Setup of job 6764:
Design synth_top, start of the top module:
module synth_top(
    input clk,
    input rst,
    input btnL,
    input [15:0] sw,
    output [3:0] led,
	output pmod_1,	 
	output pmod_2,	 
	output pmod_4	 
    );
For scale: roughly 6400 cells after synthesis, about 290 flip-flops.
clock: 52.9 ns
lec_check: 0
cap_margin: 40
core_margin: 2
core_utilization: 44
cts_cluster_diameter: 88
cts_cluster_size: 25
gpl_routability_driven: 0
place_density: 0.37
setup_slack_margin: 5.0
slew_margin: 20
run.sh (not shown) runs the stock make flow with config.mk's settings and CLKGATE_MAP_FILE=.
Although job 6764 finished all stages, its layout failed final checks on setup timing.
For job 6210, these inputs were changed with respect to job 6764:
- clearing GPL_ROUTABILITY_DRIVEN, which used to be 0
- clearing CTS_CLUSTER_DIAMETER, which used to be 88
- clearing CTS_CLUSTER_SIZE, which used to be 25
- swapping 40 for 20 in CAP_MARGIN
- clearing SETUP_SLACK_MARGIN, which used to be 5.0
- swapping 44 for 27 in CORE_UTILIZATION
- clearing PLACE_DENSITY, which used to be 0.37
- swapping 52.9 for 123.0 in the clock period (ns, I/O delays scaled along)
## What came out
- Delta (job 6210 minus job 6764): final layout net count moved down; clock period minus final worst setup slack moved up; first-pass GRT wire length -19%.
- Share of total power in the clock network: lower on job 6764
- Summary of job 6210 and job 6764: one run falls short of a clean finish, namely job 6764.
- Final cycle utilization of the critical path on job 6210 is down relative to job 6764.
- Synthesis-to-finish area growth: job 6210 < job 6764
The inputs of job 3718 differ from those of job 6210 as listed below.
- a change of CORE_UTILIZATION from 27 to 61
- a change of the clock period (ns, I/O delays scaled along) from 123.0 to 53.0
Findings:
- Job 6210 finished every step from synthesis to the final layout, and the layout passed the timing, DRC and antenna checks.
- Although it ran to completion, job 3718 produced a layout that fails the final checks because of setup timing.
- Looking at global-route usage, job 3718 sits above job 6210.
- Job 3718 vs job 6210, worst-case setup slack after placement went down by 46.62 ns.
- The lower met3 track utilization from global routing of job 6210 and job 3718 is in job 6210.
> inputs changed (job 3718 -> job 134)
- swapping 61 for 40 in CORE_UTILIZATION
- swapping 53.0 for 100.0 in the clock period (ns, I/O delays scaled along)
Notes after the runs:
Job 3718 and job 134: one clean run, job 134; the rest did not finish clean. [flow] job 3718 | stages: complete | final checks: fail | reason: setup timing. Run comparison: job 3718 critical path's slowest cell sky130_fd_sc_hd__or4b_4; job 134 critical path's slowest cell sky130_fd_sc_hd__or4b_2. Compared with job 3718, job 134 ends up with a smaller final cell area. Comparing portion of total power attributed to combinational logic for job 3718 and job 134, the smaller number came from job 134. Cmp job 3718 and job 134 / utilization after layout / lower: job 134. Combinational gate area (job 134 vs. job 3718) decreases by a few percent. Of job 3718 and job 134, the run reporting the lower via density per instance was job 134. From job 3718 to job 134 the numbers moved as follows: clock-buffer cell count went up by 45%, post-layout period usage of the worst path went down by 68 points, clock-cell share of area went up by 0.73 points, via count of the routed design went down by about 20%. Area of placed instances, job 3718 and job 134, higher one = job 3718. Job 134 vs. job 3718: minimum setup slack in the final design went up by 39.12 ns.

## main
synth_top again, from the RTL that the note above started with.
Settings: LEC_CHECK=0, ABC_AREA=1, CAP_MARGIN=20, CORE_MARGIN=2, CORE_UTILIZATION=70, CTS_CLUSTER_DIAMETER=229, CTS_CLUSTER_SIZE=40, SLEW_MARGIN=20; clock period 68.4 ns.
main got as far as global routing (5_1_grt), where a tool error ended the run.
### main -> the feature branch
Settings: SETUP_SLACK_MARGIN newly set to 5.0; CAP_MARGIN changed from 20 to 40; CTS_CLUSTER_SIZE removed (was 40); CTS_CLUSTER_DIAMETER changed from 229 to 209; GPL_ROUTABILITY_DRIVEN newly set to 1; the clock period (ns, I/O delays scaled along) changed from 68.4 to 69.2.
==> comparison <==
The feature branch got as far as clock tree synthesis (4_1_cts), where a tool error ended the run. Per the comparison of the feature branch with main, number of cells after detailed placement level; post-synthesis mux area share held steady. Comparing main against the feature branch, there is no change at all in total die area. Re floorplan core area: no difference whatsoever between the feature branch and main. Number of enable-type register cells in the synthesized netlist: the feature branch vs main identical. As far as synthesized cell count goes, main and the feature branch are indistinguishable; the numbers are identical. The xor/xnor cell area share of the yosys netlist of the feature branch and that of main are within noise of each other. The feature branch vs main — final RePlAce weighted congestion dropped slightly.
No activity file was given, so power comes from the tool's default toggle rates.
